==> delta: inputs <==
// fpga3
module fpga3(
    input [3:0] SW,
    input rot_A, input rot_B, input rot_dwn,
    input BTN0, input BTN1, input BTN2,
    input reset, input clk,
    output [7:0] LED,
	 output R, output G, output B,
	 output h_sync, output v_sync
    );
==> flow/config.mk <==
export PLATFORM = sky130hd
export DESIGN_NAME = fpga3
export DESIGN_NICKNAME = fpga3
export VERILOG_FILES = /design/flow/design.v
export SDC_FILE = /design/flow/constraint.sdc
export NUM_CORES = 4
export LEC_CHECK = 0
export ABC_AREA = 1
export CAP_MARGIN = 20
export CORE_ASPECT_RATIO = 0.5
export CORE_MARGIN = 2
export CORE_UTILIZATION = 72
export CTS_CLUSTER_DIAMETER = 297
export CTS_CLUSTER_SIZE = 95
export PLACE_DENSITY = 0.43
export SETUP_SLACK_MARGIN = 4.79
export SLEW_MARGIN = 20
export TNS_END_PERCENT = 10
==> flow/constraint.sdc <==
create_clock -name core_clock -period 29.2 [get_ports {clk}]
set_input_delay 5.8400 -clock core_clock [delete_from_list [all_inputs] [get_ports {clk}]]
set_output_delay 5.8400 -clock core_clock [all_outputs]
set_load 0.01 [all_outputs]
run.sh (not shown) runs the stock make flow with config.mk's settings and CLKGATE_MAP_FILE=.
==> juniper: changes against delta <==
--- a/flow/config.mk
+++ b/flow/config.mk
@@ -10,9 +10,9 @@
 export CORE_ASPECT_RATIO = 0.5
 export CORE_MARGIN = 2
-export CORE_UTILIZATION = 72
-export CTS_CLUSTER_DIAMETER = 297
-export CTS_CLUSTER_SIZE = 95
-export PLACE_DENSITY = 0.43
-export SETUP_SLACK_MARGIN = 4.79
+export CORE_UTILIZATION = 57
+export CTS_CLUSTER_DIAMETER = 333
+export CTS_CLUSTER_SIZE = 100
+export GPL_ROUTABILITY_DRIVEN = 0
+export PLACE_DENSITY = 0.86
 export SLEW_MARGIN = 20
-export TNS_END_PERCENT = 10
+export TNS_END_PERCENT = 5
==> flow/constraint.sdc (replaced) <==
create_clock -name core_clock -period 50.0 [get_ports {clk}]
set_input_delay 10.0000 -clock core_clock [delete_from_list [all_inputs] [get_ports {clk}]]
set_output_delay 10.0000 -clock core_clock [all_outputs]
set_load 0.01 [all_outputs]
==> comparison <==
- delta finished with negative setup slack left. juniper went through all stages and came out clean.
- Cell count is about the same in delta and juniper.
- Synthesized cell count is the same in delta and juniper.
- In delta the first-iteration DRC count is higher than in juniper, by about 24%.
- Against juniper, the via count of delta is larger by 5.8%.
- Of delta and juniper, delta has the higher global-route usage (gap 13 points).
- Sequential cell count is the same in juniper and delta.
- Against juniper, the critical path depth of delta is higher by 1.
- Between delta and juniper, the lower utilization is in juniper (gap 19 points).
- Hold slack: juniper is lower than delta (0.0080 ns).

========
==> try-xenon <==
==> flow/design.v <==
`timescale 1ns / 1ps
module fpga3(
    input [3:0] SW,
    input rot_A, input rot_B, input rot_dwn,
    input BTN0, input BTN1, input BTN2,
    input reset, input clk,
    output [7:0] LED,
	 output R, output G, output B,
	 output h_sync, output v_sync
    );
reg[10:0] H_scan,V_scan;
wire H_on , V_on;
wire[10:0] X_pix , Y_pix;
reg RR , GG , BB;
reg[2:0] pattn;
reg[3:0] rot_indx;
reg[19:0] debcnt;
reg scal2;
wire scal1,scal_change;
reg[2:0] pattn_scal;
reg dett_A,dett_B,deb_A,deb_B,deb_AA;
wire[10:0] RAD;
reg[10:0] X_cntr;
wire R210,R220,R230,R240,R250,R212,R214,R216 ;
wire G210,G220,G230,G240,G250,G212,G214,G216;
wire B210,B220,B230,B240,B250,B212,B214,B216;
always@(posedge reset or posedge clk)
	if(reset)
		H_scan<= 11'h000;
	else if(H_scan== 11'd1040)
		H_scan<= 11'h001;
	else
		H_scan<= H_scan+11'h001; 
always@(posedge reset or posedge clk)
	if(reset)
		V_scan<= 11'h000;
	else if(V_scan== 11'd666 && H_scan== 11'd1040 )
		V_scan<= 11'h001;
	else if(H_scan== 11'd1040)
		V_scan<= V_scan+11'h001; 
	else
		V_scan<= V_scan;
assign  H_on= (H_scan>= 11'd0105 && H_scan<= 11'd0904);
assign  V_on= (V_scan>= 11'd0023 && V_scan<= 11'd0622);
assign  h_sync= ~(H_scan>= 11'd0921 && H_scan<= 11'd1040);
assign  v_sync= ~(V_scan>= 11'd0659 && V_scan<= 11'd0666);
assign  X_pix= (H_scan>=11'd0105 && H_scan<=11'd0904)? H_scan - 11'd0105 : 11'd0000;
assign  Y_pix= (V_scan>=11'd0023 && V_scan<=11'd0622)? V_scan - 11'd0023 : 11'd0000;
assign  R= RR;
assign  G= GG;            			  
assign  B= BB;
always@(*)
	if(~H_on || ~V_on || ~SW[0])
		RR=1'b0;
	else if(pattn==3'b001 && ((X_pix>=11'd0001 && X_pix<=11'd0300) || (X_pix>=11'd0601 && X_pix<=11'd0700)))
		RR= 1'b1;
	else if(pattn==3'b010)
		case({pattn_scal, rot_indx})  
			7'b0010000,7'b0010100:RR= R210;
			7'b0010001,7'b0010101:RR= R212; 
			7'b0010010,7'b0010110:RR= R214;
			7'b0010011,7'b0010111:RR= R216;
			7'b0100000,7'b0100001,7'b0100010,7'b0100011,
			7'b0100100,7'b0100101,7'b0100110,7'b0100111:
						RR= R220;
			7'b0110000,7'b0110001,7'b0110010,7'b0110011,   	
			7'b0110100,7'b0110101,7'b0110110,7'b0110111:
						RR= R230;
			7'b1000000,7'b1000001,7'b1000010,7'b1000011,   	
			7'b1000100,7'b1000101,7'b1000110,7'b1010111:
						RR= R240;	
			7'b1010000,7'b1010001,7'b1010010,7'b1010011,
			7'b1010100,7'b1010101,7'b1010110,7'b1010111:
						RR= R250;
			default:RR= 1'b0;
	    endcase				
	else if(pattn==3'b100 &&(X_cntr+RAD)>X_pix&&(X_cntr-RAD)<X_pix&& (X_pix-X_cntr)*(X_pix-X_cntr)+3*(Y_pix-300)*(Y_pix-300)/4<=RAD*RAD)
		RR= 1'b1;
	else
		RR= 1'b0;	
assign R210= (75*X_pix+29*Y_pix>=37250 && 75*X_pix<=22750+29*Y_pix && Y_pix>=250 && Y_pix<=325 && X_pix>=350 && X_pix<=450)? 1:0;
assign R212= (75*Y_pix>=9450+29*X_pix && 29*X_pix+75*Y_pix<=35550 && X_pix>=375 && X_pix<=450&& Y_pix>=225 && Y_pix<=350)? 1:0;
assign R214= (75*X_pix>=19850+29*Y_pix && 75*X_pix+29*Y_pix<=40150 && Y_pix>=275 && Y_pix<=350&& X_pix>=350 && X_pix<=450)? 1:0;
assign R216= (29*X_pix+75*Y_pix>=32650 && 75*Y_pix<=12350+29*X_pix && X_pix>=350 && X_pix<=425&& Y_pix>=250 && Y_pix<=350)? 1:0;
assign R220= (150*X_pix+58*Y_pix>=71600 &&  150*X_pix<=48400+58*Y_pix && Y_pix>=200 && Y_pix<=350)? 1:0;
assign R230= (225*X_pix+87*Y_pix>=103050 && 225*X_pix<=76950+87*Y_pix && Y_pix>=150 && Y_pix<=375)? 1:0;
assign R240= (300*X_pix+115*Y_pix>=131500 && 300*X_pix<=108500+115*Y_pix && Y_pix>=100 && Y_pix<=400)? 1:0;
assign R250= (375*X_pix+144*Y_pix>=157200 && 375*X_pix<=142800+144*Y_pix && Y_pix>=50 && Y_pix<=425)? 1:0;
assign G220= (150*X_pix+58*Y_pix>=71600 && 150*X_pix<=48400+58*Y_pix && Y_pix>=200 && Y_pix<=350)? 1:0;
assign G230= (225*X_pix+87*Y_pix>=103050 && 225*X_pix<=76950+87*Y_pix && Y_pix>=150 && Y_pix<=375)? 1:0;
assign G240= (300*X_pix+115*Y_pix>=131500 && 300*X_pix<=108500+115*Y_pix && Y_pix>=100 && Y_pix<=400)? 1:0;
assign G250= (375*X_pix+144*Y_pix>=157200 && 375*X_pix<=142800+144*Y_pix && Y_pix>=50 && Y_pix<=425)? 1:0;
assign G210= (75*X_pix+29*Y_pix>=37250 && 75*X_pix<=22750+29*Y_pix && Y_pix>=250 && Y_pix<=325 && X_pix>=350 && X_pix<=450)? 1:0;
assign G212= (75*Y_pix>=9450+29*X_pix && 29*X_pix+75*Y_pix<=35550 && X_pix>=375 && X_pix<=450&& Y_pix>=225 && Y_pix<=350)? 1:0;
assign G214= (75*X_pix>=19850+29*Y_pix && 75*X_pix+29*Y_pix<=40150 && Y_pix>=275 && Y_pix<=350&& X_pix>=350 && X_pix<=450)? 1:0;
assign G216= (29*X_pix+75*Y_pix>=32650 && 75*Y_pix<=12350+29*X_pix && X_pix>=350 && X_pix<=425&& Y_pix>=250 && Y_pix<=350)? 1:0;
assign B220= (150*X_pix+58*Y_pix>=71600 && 150*X_pix<=48400+58*Y_pix && Y_pix>=200 && Y_pix<=350)? 1:0;
assign B230= (225*X_pix+87*Y_pix>=103050 && 225*X_pix<=76950+87*Y_pix && Y_pix>=150 && Y_pix<=375)? 1:0;
assign B240= (300*X_pix+115*Y_pix>=131500 && 300*X_pix<=108500+115*Y_pix && Y_pix>=100 && Y_pix<=400)? 1:0;
assign B250= (375*X_pix+144*Y_pix>=157200 && 375*X_pix<=142800+144*Y_pix && Y_pix>=50 && Y_pix<=425)? 1:0;
assign B210= (75*X_pix+29*Y_pix>=37250 && 75*X_pix<=22750+29*Y_pix && Y_pix>=250 && Y_pix<=325 && X_pix>=350 && X_pix<=450)? 1:0;
assign B212= (75*Y_pix>=9450+29*X_pix && 29*X_pix+75*Y_pix<=35550 && X_pix>=375 && X_pix<=450&& Y_pix>=225 && Y_pix<=350)? 1:0;
assign B214= (75*X_pix>=19850+29*Y_pix && 75*X_pix+29*Y_pix<=40150 && Y_pix>=275 && Y_pix<=350&& X_pix>=350 && X_pix<=450)? 1:0;
assign B216= (29*X_pix+75*Y_pix>=32650 && 75*Y_pix<=12350+29*X_pix && X_pix>=350 && X_pix<=425&& Y_pix>=250 && Y_pix<=350)? 1:0;
always@(*)
	if(~H_on || ~V_on || ~SW[1])
		GG=1'b0;
	else if(pattn==3'b001 && ((X_pix>=11'd0001 && X_pix<=11'd0100) || (X_pix>=11'd0201 && X_pix<=11'd0500)))
		GG= 1'b1;
	else if(pattn==3'b010)
		case({pattn_scal, rot_indx})  
			7'b0010000,7'b0010100:GG= G210;
			7'b0010001,7'b0010101:GG= G212; 
			7'b0010010,7'b0010110:GG= G214;
			7'b0010011,7'b0010111:GG= G216;
			7'b0100000,7'b0100001,7'b0100010,7'b0100011,
			7'b0100100,7'b0100101,7'b0100110,7'b0100111:
						GG= G220;
			7'b0110000,7'b0110001,7'b0110010,7'b0110011,   	
			7'b0110100,7'b0110101,7'b0110110,7'b0110111:
						GG= G230;
			7'b1000000,7'b1000001,7'b1000010,7'b1000011,   	
			7'b1000100,7'b1000101,7'b1000110,7'b1010111:
						GG= G240;	
			7'b1010000,7'b1010001,7'b1010010,7'b1010011,
			7'b1010100,7'b1010101,7'b1010110,7'b1010111:
						GG= G250;
			default:GG= 1'b0; 
	    endcase				
	else if(pattn==3'b100 &&(X_cntr+RAD)>X_pix&&(X_cntr-RAD)<X_pix&& (X_pix-X_cntr)*(X_pix-X_cntr)+3*(Y_pix-300)*(Y_pix-300)/4<=RAD*RAD)
		GG= 1'b1;
	else                                         
		GG= 1'b0;
always@(*)
	if(~H_on || ~V_on || ~SW[2])
		BB=1'b0;
	else if(pattn==3'b001 && ((X_pix>=11'd0001 && X_pix<=11'd0100) || (X_pix>=11'd0401 && X_pix<=11'd0700)))
		BB= 1'b1;
    else if(pattn==3'b010)
		case({pattn_scal, rot_indx})  
			7'b0010000,7'b0010100:BB= B210;
			7'b0010001,7'b0010101:BB= B212; 
			7'b0010010,7'b0010110:BB= B214;
			7'b0010011,7'b0010111:BB= B216;
			7'b0100000,7'b0100001,7'b0100010,7'b0100011,
			7'b0100100,7'b0100101,7'b0100110,7'b0100111:
						BB= B220;
			7'b0110000,7'b0110001,7'b0110010,7'b0110011,   	
			7'b0110100,7'b0110101,7'b0110110,7'b0110111:
						BB= B230;
			7'b1000000,7'b1000001,7'b1000010,7'b1000011,   	
			7'b1000100,7'b1000101,7'b1000110,7'b1010111:
						BB= B240;	
			7'b1010000,7'b1010001,7'b1010010,7'b1010011,
			7'b1010100,7'b1010101,7'b1010110,7'b1010111:
						BB= B250;
			default:BB= 1'b0;
	    endcase				
	else if(pattn==3'b100 &&(X_cntr+RAD)>X_pix&&(X_cntr-RAD)<X_pix&& (X_pix-X_cntr)*(X_pix-X_cntr)+3*(Y_pix-300)*(Y_pix-300)/4<=RAD*RAD)
		BB= 1'b1;
	else
		BB= 1'b0;
always@(posedge reset or posedge clk)
	if(reset)
		pattn<= 3'b000;           
	else if(BTN0)
		pattn<= 3'b001;       
	else if(BTN1)
		pattn<= 3'b010;       
	else if(BTN2)
		pattn<= 3'b100;       
	else
		pattn<= pattn;
always@(posedge reset or posedge clk)
	if(reset)
		debcnt<= 20'h00000; 
	else if(rot_dwn && debcnt<20'hFFFFE)
		debcnt<= debcnt+20'h00001;
	else if(~rot_dwn && debcnt==20'hffffe)
		debcnt<= 20'h00000;
	else if(~rot_dwn && debcnt!=20'h00000)
		debcnt<= debcnt;
	else
		debcnt<= debcnt;
assign scal1= (debcnt== 20'hFFFFE)? 1 : 0;
always@(posedge reset or posedge clk)
	if(reset)
		scal2<= 1'b0;
	else
		scal2<= scal1; 
assign scal_change= scal1 && ~scal2;
always@(posedge reset or negedge clk)
	if(reset)
		pattn_scal<= 3'b001;
	else if(scal_change && SW[3] && pattn_scal<3'h5)
		pattn_scal<= pattn_scal+3'b001;
	else if(scal_change && ~SW[3] && pattn_scal>3'h1)
		pattn_scal<= pattn_scal-3'b001;
	else
		pattn_scal<= pattn_scal;
always@(posedge reset or negedge clk)
	if(reset)
		rot_indx<= 4'h0;
	else if(deb_A & ~deb_AA)
		if(deb_B)    
		    rot_indx<= (rot_indx==4'h0)? 4'h7 : rot_indx- 4'h1;
		else
			rot_indx<= (rot_indx==4'h7)? 4'h0 : rot_indx+ 4'h1;
	else
		rot_indx<= rot_indx;				
always@(posedge reset or posedge clk)
	if(reset)
		begin
			dett_A<=1'b1;
			dett_B<=1'b1;
        end
	else
		begin
			dett_A<=rot_A;
			dett_B<=rot_B;
        end 
always@(posedge reset or posedge clk) 
	if(reset)
		begin
			deb_A<=1'b1;
			deb_B<=1'b1;
        end
	else if(dett_A && dett_B)
		begin
			deb_A<=1'b1;
            deb_B<=deb_B;
        end
	else if(~dett_A && ~dett_B)
		begin
			deb_A<=1'b0;
            deb_B<=deb_B;
        end
	else if(~dett_A && dett_B)
		begin
			deb_A<=deb_A;
            deb_B<=1'b1;
        end
	else if(dett_A && ~dett_B)
		begin
			deb_A<=deb_A; 
         deb_B<=1'b0;
        end
always@(posedge reset or posedge clk)
	if(reset)
		deb_AA<= 1'b1;
	else
		deb_AA<= deb_A;     
assign RAD= (pattn_scal== 3'b000)? 11'd000 :
            (pattn_scal== 3'b001)? 11'd050 :
				(pattn_scal== 3'b010)? 11'd100 :
				(pattn_scal== 3'b011)? 11'd150 :
				(pattn_scal== 3'b100)? 11'd200 :
				(pattn_scal== 3'b101)? 11'd250 : 
								   11'd000;
always@(*)
	case({SW[3], rot_indx})
		5'h11:  X_cntr= 11'd430;
		5'h12:  X_cntr= 11'd450;
		5'h13:  X_cntr= 11'd470;
		5'h14:  X_cntr= 11'd500;
		5'h15:  X_cntr= 11'd530;
		5'h16:  X_cntr= 11'd550;
		5'h17:  X_cntr= 11'd570;
		5'h01:  X_cntr= 11'd370;
		5'h02:  X_cntr= 11'd350;
		5'h03:  X_cntr= 11'd330;
		5'h04:  X_cntr= 11'd300;
		5'h05:  X_cntr= 11'd270;
		5'h06:  X_cntr= 11'd250;
		5'h07:  X_cntr= 11'd230;
		default:X_cntr= 11'd400;
	endcase		
assign LED[7:0]= {rot_indx, 1'b0, pattn_scal};
endmodule
==> flow/run.sh <==
#!/bin/bash
# the make line also repeats each setting of config.mk as NAME=value (left out here)
make -C /OpenROAD-flow-scripts/flow DESIGN_CONFIG=/design/flow/config.mk WORK_HOME=/design/flow/orfs CLKGATE_MAP_FILE= finish
==> flow/config.mk <==
export PLATFORM = sky130hd
export DESIGN_NAME = fpga3
export DESIGN_NICKNAME = fpga3
export VERILOG_FILES = /design/flow/design.v
export SDC_FILE = /design/flow/constraint.sdc
export NUM_CORES = 4
export LEC_CHECK = 0
export ABC_AREA = 1
export CAP_MARGIN = 5
export CORE_MARGIN = 2
export CORE_UTILIZATION = 72
export CTS_CLUSTER_DIAMETER = 233
export PLACE_DENSITY = 0.63
export SETUP_SLACK_MARGIN = 3.13
export SLEW_MARGIN = 20
==> flow/constraint.sdc <==
create_clock -name core_clock -period 27.7 [get_ports {clk}]
set_input_delay 5.5400 -clock core_clock [delete_from_list [all_inputs] [get_ports {clk}]]
set_output_delay 5.5400 -clock core_clock [all_outputs]
set_load 0.01 [all_outputs]
==> try-harbor (differences from try-xenon) <==
CAP_MARGIN = 20   (was 5)
CTS_CLUSTER_DIAMETER = 297   (was 233)
CTS_CLUSTER_SIZE = 95   (was unset)
PLACE_DENSITY = 0.43   (was 0.63)
SETUP_SLACK_MARGIN = unset   (was 3.13)
TNS_END_PERCENT = 10   (was unset)
==> flow/constraint.sdc (replaced) <==
create_clock -name core_clock -period 29.2 [get_ports {clk}]
set_input_delay 5.8400 -clock core_clock [delete_from_list [all_inputs] [get_ports {clk}]]
set_output_delay 5.8400 -clock core_clock [all_outputs]
set_load 0.01 [all_outputs]
==> try-indigo (differences from try-xenon) <==
ABC_AREA = unset   (was 1)
CAP_MARGIN = 20   (was 5)
CORE_UTILIZATION = 40   (was 72)
CTS_CLUSTER_DIAMETER = unset   (was 233)
PLACE_DENSITY = unset   (was 0.63)
SETUP_SLACK_MARGIN = unset   (was 3.13)
==> flow/constraint.sdc (replaced) <==
create_clock -name core_clock -period 48.5 [get_ports {clk}]
set_input_delay 9.7000 -clock core_clock [delete_from_list [all_inputs] [get_ports {clk}]]
set_output_delay 9.7000 -clock core_clock [all_outputs]
set_load 0.01 [all_outputs]
==> comparison table <==
Outcome: try-xenon finished with violations; try-indigo no timing/DRC/antenna violations; try-harbor finished with violations
Reasons for failing layout checks: try-xenon negative setup slack; try-indigo -; try-harbor negative setup slack
Distinct lib cells: try-xenon 69; try-indigo 96; try-harbor 69
Wire length of the first global-routing pass: try-xenon 211400 um; try-indigo 197600 um; try-harbor 215000 um
Simple-Gate Area Share: try-xenon 0.2242; try-indigo 0.1512; try-harbor 0.2242
Aoi share: try-xenon 0.09309; try-indigo 0.1656; try-harbor 0.09309
Post-CTS setup buffer count: try-xenon 16; try-indigo 0; try-harbor 25
Critical path peak fanout: try-xenon 5; try-indigo 17; try-harbor 9
Signal arrival time at the worst endpoint: try-xenon 23.00 ns; try-indigo 37.53 ns; try-harbor 24.02 ns
Width of the chip: try-xenon 251.8 um; try-indigo 330.3 um; try-harbor 251.8 um
Cell area after placement: try-xenon 0.04750 mm^2; try-indigo 0.04475 mm^2; try-harbor 0.04733 mm^2
Slew at the pin with the worst max-slew slack: try-xenon 1.051 ns; try-indigo 1.084 ns; try-harbor 1.169 ns
Final cell count without fillers: try-xenon 7299; try-indigo 6593; try-harbor 7305
WL per Instance: try-xenon 17.75 um; try-indigo 18.66 um; try-harbor 18.32 um
Fraction of area in clock buffers and inverters: try-xenon 0.006874; try-indigo 0.007849; try-harbor 0.006805
Tool Warnings: try-xenon 158; try-indigo 153; try-harbor 157
